## JK
Design a_filter_approx, start of the top module:
module a_filter_approx(
    input [31:0] x_in,
    input clk,
    input [5:0] reset,
    output [31:0] y_out);
Size in the first run: about 5000 cells after synthesis, about 540 flip-flops, about 71 I/O pins, about 44000 um^2 of cells after synthesis.
make LEC_CHECK=0 CAP_MARGIN=20 CORE_MARGIN=2 CORE_UTILIZATION=40 SLEW_MARGIN=20 finish   # period 9.35 ns
run.sh (not shown) runs the stock make flow with config.mk's settings and CLKGATE_MAP_FILE=.
What MS does differently from JK at the input level:
Settings: ABC_AREA newly set to 1; CORE_UTILIZATION changed from 40 to 64; the clock period (ns, I/O delays scaled along) changed from 9.35 to 6.48.
Findings:
In MS the implementation ran to completion but is not tape-out ready, as the final checks report negative setup slack.
Going from JK to MS, the final cell count was found to have gone up by about 25%.
Of MS and JK, the run reporting the higher critical path depth was JK.
A critical-path cell with the highest stage delay of xnor2_1 is what MS shows, while fa_1 belongs to JK.
Worst hold slack, MS and JK: lower on MS

---

Starting RTL as in the previous note.
// a_filter_approx
module a_filter_approx(
    input [31:0] x_in,
    input clk,
    input [5:0] reset,
    output [31:0] y_out);
Settings: LEC_CHECK=0, CAP_MARGIN=20, CORE_MARGIN=2, CORE_UTILIZATION=72, CTS_CLUSTER_DIAMETER=230, PLACE_DENSITY_LB_ADDON=0.21, SLEW_MARGIN=20; clock period 6.6 ns.
The baseline completed and failed the layout checks on negative setup slack.
==> next run, changes <==
- CTS_CLUSTER_DIAMETER: 230 -> unset
- clock period: 6.6 -> 7.88 ns (I/O delays scaled with it)
After rerunning: Now the flow ran to the end with no violations; setup slack gains 2.5 ns; count of clock-buffer cells in the layout grows by 9; critical path depth stays the same; global-route usage is lower by 2.8 points; via count decreases by roughly a tenth; non-clock buffer count shrinks by 279; synthesized area does not change.
==> next run, changes <==
- PLACE_DENSITY: unset -> 0.35
- PLACE_DENSITY_LB_ADDON: 0.21 -> unset
- SETUP_SLACK_MARGIN: unset -> 2.31
Effect: Now the flow completed, yet does not pass: negative setup slack. Via count came out higher by 8.5%. Cell count climbs by 3.2%. Setup slack gets worse by 0.17 ns. Die size is unchanged. Non-clock buffer count went up by 194. Area after synthesis is unchanged. Wire length grows by 21%. Critical path depth drops by 2. Worst hold slack barely changes.
==> next run, changes <==
- CORE_UTILIZATION: 72 -> 17
- PLACE_DENSITY: 0.35 -> unset
- SETUP_SLACK_MARGIN: 2.31 -> unset
- clock period: 7.88 -> 14.0 ns (I/O delays scaled with it)
=> This time the run produced a clean layout. Worst setup slack improved by 4.2 ns. Synthesized cell count does not change. Worst hold slack got worse by 0.0043 ns. Count of clock-buffer cells in the layout shrinks by 5.
==> next run, changes <==
- ABC_AREA: unset -> 1
- CORE_UTILIZATION: 17 -> 72
- CTS_CLUSTER_DIAMETER: unset -> 358
- clock period: 14.0 -> 5.55 ns (I/O delays scaled with it)
=>
- This time the run died in global routing (5_1_grt)
- die area goes down by well over a third
- synthesized area goes up by about a fifth
- synthesized cell count increases by well over a third
==> next run, changes <==
- CTS_CLUSTER_DIAMETER: 358 -> 234
- PLACE_DENSITY_LB_ADDON: unset -> 0.21
- clock period: 5.55 -> 6.61 ns (I/O delays scaled with it)
What happened:
- This time the run finished but failed the layout checks on negative setup slack
- area after synthesis is unchanged
- die area is unchanged
- synthesized cell count does not change

---

fjord:
a_filter_approx again, from the RTL that the note above started with.
clock: 6.84 ns
lec_check: 0
abc_area: 1
cap_margin: 20
core_aspect_ratio: 0.9
core_margin: 2
core_utilization: 72
cts_cluster_diameter: 308
cts_cluster_size: 58
max_routing_layer: met5
min_routing_layer: met1
place_density: 0.63
setup_slack_margin: 0.65
slew_margin: 35
fjord never completed, since it errored out during 5_1_grt.
Modified inputs, pepper compared to fjord
- MAX_ROUTING_LAYER no longer set, was met5
- SLEW_MARGIN now 20, was 35
- PLACE_DENSITY no longer set, was 0.63
- MIN_ROUTING_LAYER no longer set, was met1
- CTS_CLUSTER_SIZE no longer set, was 58
- SETUP_SLACK_MARGIN now -0.46, was 0.65
- ABC_AREA no longer set, was 1
- CORE_ASPECT_RATIO no longer set, was 0.9
- CTS_CLUSTER_DIAMETER no longer set, was 308
- the clock period (ns, I/O delays scaled along) now 6.26, was 6.84
[summary]
From the logs: pepper reached the end of the flow and failed the layout checks with negative setup slack. The log for fjord ends in 5_1_grt with error ODB-0269, so the run never completed. Between pepper and fjord, it is pepper whose vertical die dimension is lower, by about 2%. Combined area of all synthesized cells, fjord and pepper: smaller value in pepper. Compared to fjord, pepper was floorplanned on a smaller die.
> inputs changed (pepper -> ember)
- removing SETUP_SLACK_MARGIN (formerly -0.46)
- changing CORE_UTILIZATION from 72 to 63
- changing the clock period (ns, I/O delays scaled along) from 6.26 to 8.15
Results
ember against pepper; via count is down by more than 10%. ember reached the final stage; the timing, DRC and antenna checks on its layout passed. Looking at number of signal-net buffers in the layout, ember sits 420 lower than pepper does. Taking pepper as the reference, in ember core utilization at floorplan now sits lower; worst setup timing slack at the placement stage grew by 1560 ps. Taking pepper as the reference, in ember sequential share of cell area now sits higher; hold slack essentially unchanged.
Edits applied to the flow inputs when going from ember to juniper:
- putting MIN_ROUTING_LAYER at met2 where nothing was set
- swapping 63 for 40 in CORE_UTILIZATION
- swapping 8.15 for 14.5 in the clock period (ns, I/O delays scaled along)
## What came out
Compared with ember, juniper shows a higher via count. ember ended up with met4 as its top routing layer in use; juniper ended up with met5. Met3 track utilization from global routing: juniper > ember. | clock-pin slew on the worst setup and hold paths | juniper vs ember | ≈ equal |. As of juniper, wire length had risen by a few percent compared to ember. Cell area in juniper is about 1.3% higher than in ember. Cell total in the yosys stat output across juniper and ember: no real change. Per the comparison of juniper with ember, CTS buffer count picked up an extra 9, total met3 wirelength after detailed routing +1300%, hold slack decreased by 3.3 ps relative to the old numbers. Register share of the cell area in juniper is 0.28 points below ember. Comparing juniper and ember, the higher measured slew at the worst slew-check pin is on juniper.
#### Input delta (cedar over juniper)
- GPL_ROUTABILITY_DRIVEN now 0, previously not set
- MIN_ROUTING_LAYER now met1, was met2
- GPL_TIMING_DRIVEN now 1, previously not set
- ABC_AREA now 1, previously not set
- CTS_CLUSTER_DIAMETER now 386, previously not set
- CAP_MARGIN now 25, was 20
- CELL_PAD_IN_SITES_DETAIL_PLACEMENT now 1, previously not set
- SETUP_SLACK_MARGIN now 3.09, previously not set
- TNS_END_PERCENT now 65, previously not set
Every stage of the flow completed for cedar, and the final layout passed the timing, DRC and antenna checks.
Against juniper, net count after synthesis in cedar rose by more than a quarter.
In cedar, the clock buffer count came out about 4.7% above the value in juniper.
cedar: wire length of the first global-routing pass 67% above juniper

---

## old
Starting RTL as in the previous note.
clock: 5.94 ns
lec_check: 0
abc_area: 1
cap_margin: 20
core_margin: 2
core_utilization: 72
cts_cluster_diameter: 392
cts_cluster_size: 96
place_density: 0.39
slew_margin: 20
Run status, old: aborted in global routing (5_1_grt), error GRT-0232
Setup changes, old to new
Settings: ABC_AREA no longer set, was 1; CTS_CLUSTER_SIZE no longer set, was 96; CTS_CLUSTER_DIAMETER no longer set, was 392; PLACE_DENSITY now 0.77, was 0.39; the clock period (ns, I/O delays scaled along) now 7.29, was 5.94.
### Flow results
old terminated abnormally: global routing (5_1_grt) reported GRT-0232. Although new finished all stages, its layout failed final checks on setup timing. Taking old as the reference, in new post-placement cell count -2232, initial standard-cell utilization of the core ~0 delta, number of instances resized during post-cts repair -351, post-placement setup slack +110 ps. new ends up with higher number of CTS-inserted buffers than old does. old → new: post-synthesis instance area fell by 14%; per-instance average area after synthesis shows an increase of 20%. Going from old to new, synthesized cell count dropped 1946; chip area from the yosys synthesis statistics shrank by about 14%.

---

== v2 ==
a_filter_approx again, from the RTL that the note above started with.
// a_filter_approx
module a_filter_approx(
    input [31:0] x_in,
    input clk,
    input [5:0] reset,
    output [31:0] y_out);
    wire [10:0] a1_1;
    wire [10:0] a1_2;
    wire [10:0] a1_3;
    wire [10:0] a1_4;
    wire [10:0] b1;
    assign a1_1 = -11'sd192;
    assign a1_2 = -11'sd1021;
    assign a1_3 = -11'sd928;
    assign a1_4 = -11'sd1010;
    assign b1 = 11'sd307;
    wire [31:0] y_1;
    wire [31:0] y_2;
    wire [31:0] y_3;
    wire [31:0] y_4;
    wire [31:0] y_5;
    fos_exact_v4 first_stage(x_in,a1_4,clk,reset[0],y_1);
    fos_exact_v3 second_stage(y_1,a1_3,b1,clk,reset[1],y_2);
    fos_exact_v2 third_stage(y_2,a1_2,clk,reset[2],y_3);
    fos_exact_v2 fourth_stage(y_3,a1_2,clk,reset[3],y_4);
    fos_exact_v1 fifth_stage(y_4,a1_1,clk,reset[4],y_5);
    fos_exact_v1 sixth_stage(y_5,a1_1,clk,reset[5],y_out);
endmodule
==> flow/config.mk <==
export PLATFORM = sky130hd
export DESIGN_NAME = a_filter_approx
export DESIGN_NICKNAME = a_filter_approx
export VERILOG_FILES = /design/flow/design.v
export SDC_FILE = /design/flow/constraint.sdc
export NUM_CORES = 4
export LEC_CHECK = 0
export ABC_AREA = 1
export CAP_MARGIN = 20
export CORE_MARGIN = 2
export CORE_UTILIZATION = 71
export PLACE_DENSITY_LB_ADDON = 0.06
export SETUP_SLACK_MARGIN = 1.5
export SLEW_MARGIN = 20
==> flow/constraint.sdc <==
create_clock -name core_clock -period 5.58 [get_ports {clk}]
set_input_delay 1.1160 -clock core_clock [delete_from_list [all_inputs] [get_ports {clk}]]
set_output_delay 1.1160 -clock core_clock [all_outputs]
set_load 0.01 [all_outputs]
The flow ended early for v2: it failed with a tool error in global routing (5_1_grt).
Here is what was changed in the inputs of v37 compared with v2.
Settings: CORE_UTILIZATION: 71 -> 40; SETUP_SLACK_MARGIN: 1.5 -> unset; PLACE_DENSITY_LB_ADDON: 0.06 -> unset; ABC_AREA: 1 -> unset; the clock period (ns, I/O delays scaled along): 5.58 -> 10.0.
- v37 completed; timing, DRC and antenna clean
- Re synthesized area per cell: v37 is about 20% up on v2.
- Taking v2 as 1.0, v37 lands at 0.865 on post-synthesis chip area from yosys.
- Going from v2 to v37, placed instance area shrank by 20%; sequential element share of the synthesized area grew by 3.4 points.
- In v37 the post-synthesis adder-cell area fraction turned out 4.3 points higher than in v2.
The following lists how v31 was set up differently from v37:
Settings: PLACE_DENSITY: unset -> 0.67; CORE_UTILIZATION: 40 -> 72; the clock period (ns, I/O delays scaled along): 10.0 -> 7.25.
## What came out
v31 had finished all stages when the layout checks came back failing, citing setup timing. Going from v37 to v31, setup total negative slack shrinks by 0.89 ns. As far as net count entering floorplan is concerned, v31 and v37 perform about the same.
### v31 -> v48
Settings: PLACE_DENSITY: 0.67 -> unset; CORE_UTILIZATION: 72 -> 43; the clock period (ns, I/O delays scaled along): 7.25 -> 9.35.
- v48 completed every stage of the flow, and the final layout passed the timing, DRC and antenna checks.
- The flow for v31 finished, though final verification flagged setup timing.
- v31 → v48: adder-cell share of the synthesized area did not really move, setup slack after placement went up, die size went up.
- Number of setup buffers added after CTS in v48 is 10 lower than in v31
- The higher actual slew at the worst max-slew pin came out of v31.

---

Starting RTL as in the previous note.
clock: 6.87 ns
lec_check: 0
cap_margin: 20
core_margin: 2
core_utilization: 65
setup_slack_margin: -0.16
slew_margin: 20
The first run finished with negative setup slack left.
Then changed:
- CORE_UTILIZATION: 65 -> 40
- SETUP_SLACK_MARGIN: -0.16 -> 0.4
- clock period: 6.87 -> 9.35 ns (I/O delays scaled with it)
What happened: With this change the flow completed with no timing, DRC or antenna violations; routed wire length goes down by 4.9%; setup slack gets better by 1.2 ns; design area shrinks by 3.3%.
Then changed:
- CORE_UTILIZATION: 40 -> 72
- CTS_CLUSTER_DIAMETER: default -> 91
- PLACE_DENSITY: default -> 0.4
- SETUP_SLACK_MARGIN: 0.4 -> default
- clock period: 9.35 -> 6.64 ns (I/O delays scaled with it)
The changed run ran to the end with violations: negative setup slack; sequential share of layout area went down by 1.1 points; wire length went up by 17%; clock-buffer cell count went down by 13; sequential cell count does not change.
Then changed:
- CTS_CLUSTER_DIAMETER: 91 -> default
- PLACE_DENSITY: 0.4 -> 0.35
- SETUP_SLACK_MARGIN: default -> 2.35
- clock period: 6.64 -> 7.88 ns (I/O delays scaled with it)
Now the flow finished with timing, DRC and antenna clean.
Clock skew goes up by 0.0079 ns.
Die area stays the same.
Synthesized area is unchanged.
Cell area is higher by a few percent.
Routed wire length rises by about a fifth.
Register-to-register slack gains 1.2 ns.
Count of clock-buffer cells in the layout is lower by 2.

---

Setup of v16:
a_filter_approx again, from the RTL that the note above started with.
## a_filter_approx
module a_filter_approx(
    input [31:0] x_in,
    input clk,
    input [5:0] reset,
    output [31:0] y_out);
    wire [10:0] a1_1;
    wire [10:0] a1_2;
    wire [10:0] a1_3;
    wire [10:0] a1_4;
    wire [10:0] b1;
    assign a1_1 = -11'sd192;
    assign a1_2 = -11'sd1021;
    assign a1_3 = -11'sd928;
    assign a1_4 = -11'sd1010;
    assign b1 = 11'sd307;
    wire [31:0] y_1;
    wire [31:0] y_2;
    wire [31:0] y_3;
    wire [31:0] y_4;
    wire [31:0] y_5;
    fos_exact_v4 first_stage(x_in,a1_4,clk,reset[0],y_1);
    fos_exact_v3 second_stage(y_1,a1_3,b1,clk,reset[1],y_2);
    fos_exact_v2 third_stage(y_2,a1_2,clk,reset[2],y_3);
    fos_exact_v2 fourth_stage(y_3,a1_2,clk,reset[3],y_4);
    fos_exact_v1 fifth_stage(y_4,a1_1,clk,reset[4],y_5);
    fos_exact_v1 sixth_stage(y_5,a1_1,clk,reset[5],y_out);
endmodule
Settings: LEC_CHECK=0, ABC_AREA=0, CAP_MARGIN=25, CELL_PAD_IN_SITES_DETAIL_PLACEMENT=1, CORE_ASPECT_RATIO=1.61, CORE_MARGIN=2, CORE_UTILIZATION=40, CTS_CLUSTER_DIAMETER=386, GPL_ROUTABILITY_DRIVEN=1, GPL_TIMING_DRIVEN=1, HOLD_SLACK_MARGIN=0.22, MIN_ROUTING_LAYER=met1, PLACE_DENSITY_LB_ADDON=0.1, SETUP_SLACK_MARGIN=3.09, SLEW_MARGIN=20, TNS_END_PERCENT=65; clock period 14.5 ns.
--- input diff v16..v1 ---
Settings: ABC_AREA now 1, was 0; CORE_ASPECT_RATIO no longer set, was 1.61.
Notes after the runs:
Summary of v1 over v16: core utilization went up 0.21 points; minimum period implied by the final worst setup slack shows a reduction of 1.23 ns.
When v1 is measured against v16, its area of the die turns out 17,000 µm² higher.
Comparing v1 and v16, summed area of non-filler cells in the final layout is lower on v16.
Higher amount of wire on met2 after detailed routing goes to v1 over v16.
Diff v1..v16 | area taken by flip-flops and latches | unchanged
Taking v16 as the reference, in v1 setup slack moved up; initial detailed-routing violation count moved up.
--- input diff v1..v55 ---
Settings: GPL_TIMING_DRIVEN: 1 -> unset; PLACE_DENSITY_LB_ADDON: 0.1 -> unset; CELL_PAD_IN_SITES_DETAIL_PLACEMENT: 1 -> unset; SETUP_SLACK_MARGIN: 3.09 -> unset; HOLD_SLACK_MARGIN: 0.22 -> unset; ABC_AREA: 1 -> unset; MIN_ROUTING_LAYER: met1 -> met2; TNS_END_PERCENT: 65 -> 60; GPL_ROUTABILITY_DRIVEN: 1 -> unset.
Findings:
- Global routing met1 resource utilization: v55 < v1
- Per the comparison of v55 with v1, final instance area lower; setup slack lower.
- v1 tops out at a higher clock frequency than v55.
- v1 vs v55, end of the critical path: y_out[19] vs y_out[31]
- Compared to v1, the routing of v55 uses less wire.
Relative to v55, the following input files were edited for v11:
Settings: putting GPL_TIMING_DRIVEN at 0 where nothing was set; swapping 60 for 65 in TNS_END_PERCENT; putting GPL_ROUTABILITY_DRIVEN at 0 where nothing was set.
Results
The flow did not stop early for v11: all stages ran, and the layout cleared the timing, DRC and antenna checks. Start point of the critical path = sixth_stage.Samples_out[5]: v55; start point of the critical path = sixth_stage.Samples_out[9]: v11. v11 ended up with sky130_fd_sc_hd__clkdlybuf4s50_1 as its slowest cell on the critical path; v55 ended up with sky130_fd_sc_hd__o31ai_1. v11 vs v55 — number of gates on the worst path with buffers counted climbed by a few percent. v55 → v11: clock transition at the registers of the reported paths now sits at about the same level, met3 wirelength from detailed routing decreased by 3.2% relative to the old numbers, combined global-route utilization of all metal layers rose by 0.33 points, sum of met2 wire segment lengths after detailed routing +1.2%, non-filler instance count after layout +0.90%. Going from v55 to v11, detailed-route wire length went up by 1.5%, area of all placed cells without fillers went up by about 0.35%. Cmp v11 vs v55: first-pass GRT wire length lower in v11.
